## snack
module snack(
    input ps2_data,
    input ps2_clk,
    input clk,
    input [1:0] speed_mode,
    input rst_n,
    input key,
    output hsync,
    output vsync,
    output beep,
    output [3:0] vga_r,
    output [3:0] vga_g,
    output [3:0] vga_b
    );
Size: roughly 580 flip-flops, about 0.057 mm² of cells after synthesis.
clock: 16.4 ns
lec_check: 0
abc_area: 1
cap_margin: 20
core_margin: 2
core_utilization: 72
cts_cluster_diameter: 232
place_density: 0.64
setup_slack_margin: 2.08
slew_margin: 20
run.sh (not shown) runs the stock make flow with config.mk's settings and CLKGATE_MAP_FILE=.
The starting point finished with timing, DRC and antenna clean.
Then changed:
Settings changed: ABC_AREA 1 to default, CORE_UTILIZATION 72 to 40, CTS_CLUSTER_DIAMETER 232 to default, PLACE_DENSITY 0.64 to default, SETUP_SLACK_MARGIN 2.08 to default.
Clock period 16.4 ns to 40.0 ns, I/O delays scaled along.
After rerunning: Sequential power went down by 59%. Sequential share of layout area goes up by 0.55 points. Utilization is lower by 34 points. Register-to-register slack improved by 23000 ps. Clock skew went down by 14 ps. Clock-buffer cell count came out lower by 4. Worst setup slack improved by 19000 ps. Final cell count came out lower by 4.8%.
Then changed:
Settings changed: CORE_UTILIZATION 40 to 55.
Clock period 40.0 ns to 10.7 ns, I/O delays scaled along.
Outcome: Total power rises to 3.7 times its value. Count of clock-buffer cells in the layout rises by 5. Sequential share of layout area rises by 0.33 points. First-iteration DRC count rises by 0.66%. Critical path depth rises by 7. Clock power rises to 3.6 times its value. Synthesized area does not change. Clock skew falls by 13 ps. Flip-flop count is unchanged.
Then changed:
Settings changed: CORE_UTILIZATION 55 to 25.
Clock period 10.7 ns to 61.2 ns, I/O delays scaled along.
Effect: Final cell count rose by about a fifth. Area after synthesis does not change. Cell area rose by a few percent. Hold slack is worse by 21 ps.

Setup of JK:
snack again, from the RTL that the note above started with.
export LEC_CHECK = 0
export ABC_AREA = 1
export CAP_MARGIN = 30
export CELL_PAD_IN_SITES_DETAIL_PLACEMENT = 0
export CELL_PAD_IN_SITES_GLOBAL_PLACEMENT = 0
export CORE_MARGIN = 2
export CORE_UTILIZATION = 72
export CTS_CLUSTER_DIAMETER = 74
export CTS_CLUSTER_SIZE = 14
export HOLD_SLACK_MARGIN = 0.29
export MIN_ROUTING_LAYER = met1
export PLACE_DENSITY_LB_ADDON = 0.03
export SETUP_SLACK_MARGIN = 1.38
export SLEW_MARGIN = 20
create_clock -name core_clock -period 5.7 [get_ports {clk}]
JK reached the end of the flow, and the finished layout is clean on the timing, DRC and antenna checks.
Setup changes, JK to MS
# JK
export LEC_CHECK = 0
export ABC_AREA = 1
export CAP_MARGIN = 30
export CELL_PAD_IN_SITES_DETAIL_PLACEMENT = 0
export CELL_PAD_IN_SITES_GLOBAL_PLACEMENT = 0
export CORE_MARGIN = 2
export CORE_UTILIZATION = 72
export CTS_CLUSTER_DIAMETER = 74
export CTS_CLUSTER_SIZE = 14
export HOLD_SLACK_MARGIN = 0.29
export MIN_ROUTING_LAYER = met1
export PLACE_DENSITY_LB_ADDON = 0.03
export SETUP_SLACK_MARGIN = 1.38
export SLEW_MARGIN = 20
create_clock -name core_clock -period 5.7 [get_ports {clk}]
# MS
export LEC_CHECK = 0
export CAP_MARGIN = 20
export CORE_MARGIN = 2
export CORE_UTILIZATION = 72
export SETUP_SLACK_MARGIN = 1.49
export SLEW_MARGIN = 20
create_clock -name core_clock -period 5.7 [get_ports {clk}]
==> results <==
Measured against each other, MS and JK differ in clock distribution power, the lower figure coming from JK. The lower die size came out of MS. The maximum resistive drop on vdd in JK is 0.56 times that in MS. Compared with JK, number of clock buffers in the layout in MS increased by more than a quarter. registers as the power group with the highest consumption was reported by JK, and the clock network by MS. Maximum frequency, MS vs JK: down by more than 10%.
## Diff of input files: AL against MS
# MS
export LEC_CHECK = 0
export CAP_MARGIN = 20
export CORE_MARGIN = 2
export CORE_UTILIZATION = 72
export SETUP_SLACK_MARGIN = 1.49
export SLEW_MARGIN = 20
create_clock -name core_clock -period 5.7 [get_ports {clk}]
# AL
export LEC_CHECK = 0
export CAP_MARGIN = 20
export CORE_MARGIN = 2
export CORE_UTILIZATION = 70
export CTS_CLUSTER_SIZE = 18
export PLACE_DENSITY_LB_ADDON = 0.19
export SETUP_SLACK_MARGIN = 1.68
export SLEW_MARGIN = 20
create_clock -name core_clock -period 5.7 [get_ports {clk}]
--- outcome ---
Clock power share: AL higher than MS. Global-route usage was higher in the run labelled MS. As far as required time at the worst-slack endpoint is concerned, MS and AL perform about the same. | sequential portion of the cell area | MS vs AL | ≈ equal |. Re synthesized area: no difference whatsoever between AL and MS. The higher met2 track utilization from global routing came out of MS. Slowest cell on the critical path: or4_1 -> AL, dfxtp_2 -> MS.
Here is what was changed in the inputs of TR compared with AL.
# AL
export LEC_CHECK = 0
export CAP_MARGIN = 20
export CORE_MARGIN = 2
export CORE_UTILIZATION = 70
export CTS_CLUSTER_SIZE = 18
export PLACE_DENSITY_LB_ADDON = 0.19
export SETUP_SLACK_MARGIN = 1.68
export SLEW_MARGIN = 20
create_clock -name core_clock -period 5.7 [get_ports {clk}]
# TR
export LEC_CHECK = 0
export ABC_AREA = 1
export CAP_MARGIN = 20
export CORE_MARGIN = 2
export CORE_UTILIZATION = 72
export CTS_CLUSTER_DIAMETER = 312
export CTS_CLUSTER_SIZE = 15
export HOLD_SLACK_MARGIN = 0.29
export PLACE_DENSITY_LB_ADDON = 0.03
export SETUP_SLACK_MARGIN = -0.34
export SLEW_MARGIN = 20
create_clock -name core_clock -period 5.7 [get_ports {clk}]
- Having completed the whole flow, TR delivered a layout that passed the timing, DRC and antenna checks.
- Delta (TR minus AL): routed via count grew by about 8%; number of non-clock buffers shrank by 49; area used by sequential logic in the layout shrank by 0.48%.
- TR reports its startpoint of the worst setup timing path as u1_snack_control.snack_y[0][2] while AL reports u1_snack_control.snack_x[8][1].
--- input diff TR..PW ---
# TR
export LEC_CHECK = 0
export ABC_AREA = 1
export CAP_MARGIN = 20
export CORE_MARGIN = 2
export CORE_UTILIZATION = 72
export CTS_CLUSTER_DIAMETER = 312
export CTS_CLUSTER_SIZE = 15
export HOLD_SLACK_MARGIN = 0.29
export PLACE_DENSITY_LB_ADDON = 0.03
export SETUP_SLACK_MARGIN = -0.34
export SLEW_MARGIN = 20
create_clock -name core_clock -period 5.7 [get_ports {clk}]
# PW
export LEC_CHECK = 0
export CAP_MARGIN = 20
export CORE_MARGIN = 2
export CORE_UTILIZATION = 72
export CTS_CLUSTER_DIAMETER = 74
export CTS_CLUSTER_SIZE = 10
export HOLD_SLACK_MARGIN = 0.29
export PLACE_DENSITY = 0.4
export SETUP_SLACK_MARGIN = 1.69
export SLEW_MARGIN = 20
create_clock -name core_clock -period 5.7 [get_ports {clk}]
[summary]
Hold slack up 0.014 ns in PW wrt TR
Per the comparison of PW with TR, sequential cell power comparable, setup slack at placement now smaller, routability-driven placement congestion ratio now smaller.
TR reports its origin of the worst setup path as u1_snack_control.snack_y[0][2] while PW reports vga0.row[1].
PW completed end to end with timing, DRC and antenna clean.
Status: fraction of the core area occupied by cells at floorplan parity (PW, TR)
TR has a lower fraction of power consumed by the clock network than PW.
Total length of routed met3 wires went down by a little under 10% going from TR to PW.

== build 76 ==
snack again, from the RTL that the note above started with.
export LEC_CHECK = 0
export ABC_AREA = 1
export CAP_MARGIN = 0
export CELL_PAD_IN_SITES_DETAIL_PLACEMENT = 2
export CELL_PAD_IN_SITES_GLOBAL_PLACEMENT = 0
export CORE_MARGIN = 2
export CORE_UTILIZATION = 41
export CTS_CLUSTER_SIZE = 95
export GPL_ROUTABILITY_DRIVEN = 0
export GPL_TIMING_DRIVEN = 0
export HOLD_SLACK_MARGIN = -0.04
export MAX_ROUTING_LAYER = met5
export MIN_ROUTING_LAYER = met2
export PLACE_DENSITY_LB_ADDON = 0.3
export SETUP_SLACK_MARGIN = 0.85
export SLEW_MARGIN = 20
export TNS_END_PERCENT = 75
create_clock -name core_clock -period 10.3 [get_ports {clk}]
Build 76 terminated abnormally: 3_5_place_dp reported DPL-0033.
### build 76 -> build 71
==> flow/config.mk <==
export PLATFORM = sky130hd
export DESIGN_NAME = snack
export DESIGN_NICKNAME = snack
export VERILOG_FILES = /design/flow/design.v
export SDC_FILE = /design/flow/constraint.sdc
export NUM_CORES = 4
export LEC_CHECK = 0
export ABC_AREA = 1
export CAP_MARGIN = 20
export CORE_MARGIN = 2
export CORE_UTILIZATION = 68
export CTS_CLUSTER_DIAMETER = 294
export SLEW_MARGIN = 20
==> flow/constraint.sdc <==
create_clock -name core_clock -period 20.2 [get_ports {clk}]
set_input_delay 4.0400 -clock core_clock [delete_from_list [all_inputs] [get_ports {clk}]]
set_output_delay 4.0400 -clock core_clock [all_outputs]
set_load 0.01 [all_outputs]
- Build 76 -> build 71: count of flip-flops with a built-in enable after synthesis delta 0, exact match
- [compare] base=build 76 new=build 71: site row count decreased 30, placeable core region has decreased, horizontal extent of the die fell about 22%, area of the die lost 0.056 mm².
- Build 71 completed; timing, DRC and antenna clean
--- input diff build 71..build 31 ---
==> flow/config.mk <==
export PLATFORM = sky130hd
export DESIGN_NAME = snack
export DESIGN_NICKNAME = snack
export VERILOG_FILES = /design/flow/design.v
export SDC_FILE = /design/flow/constraint.sdc
export NUM_CORES = 4
export LEC_CHECK = 0
export CAP_MARGIN = 20
export CORE_MARGIN = 2
export CORE_UTILIZATION = 59
export SLEW_MARGIN = 20
==> flow/constraint.sdc <==
create_clock -name core_clock -period 10.4 [get_ports {clk}]
set_input_delay 2.0800 -clock core_clock [delete_from_list [all_inputs] [get_ports {clk}]]
set_output_delay 2.0800 -clock core_clock [all_outputs]
set_load 0.01 [all_outputs]
[summary]
- Total of plain and repair buffers excluding clock buffers: lower on build 71
- In build 31 relative to build 71, final estimated routing congestion in global placement had gone down by a few percent.
- Build 71 → build 31: horizontal die dimension shows an increase of 5.4%, cell area shows a reduction of about 3.7%.
Power figures rest on the tool's default switching activity, not on a simulated workload.
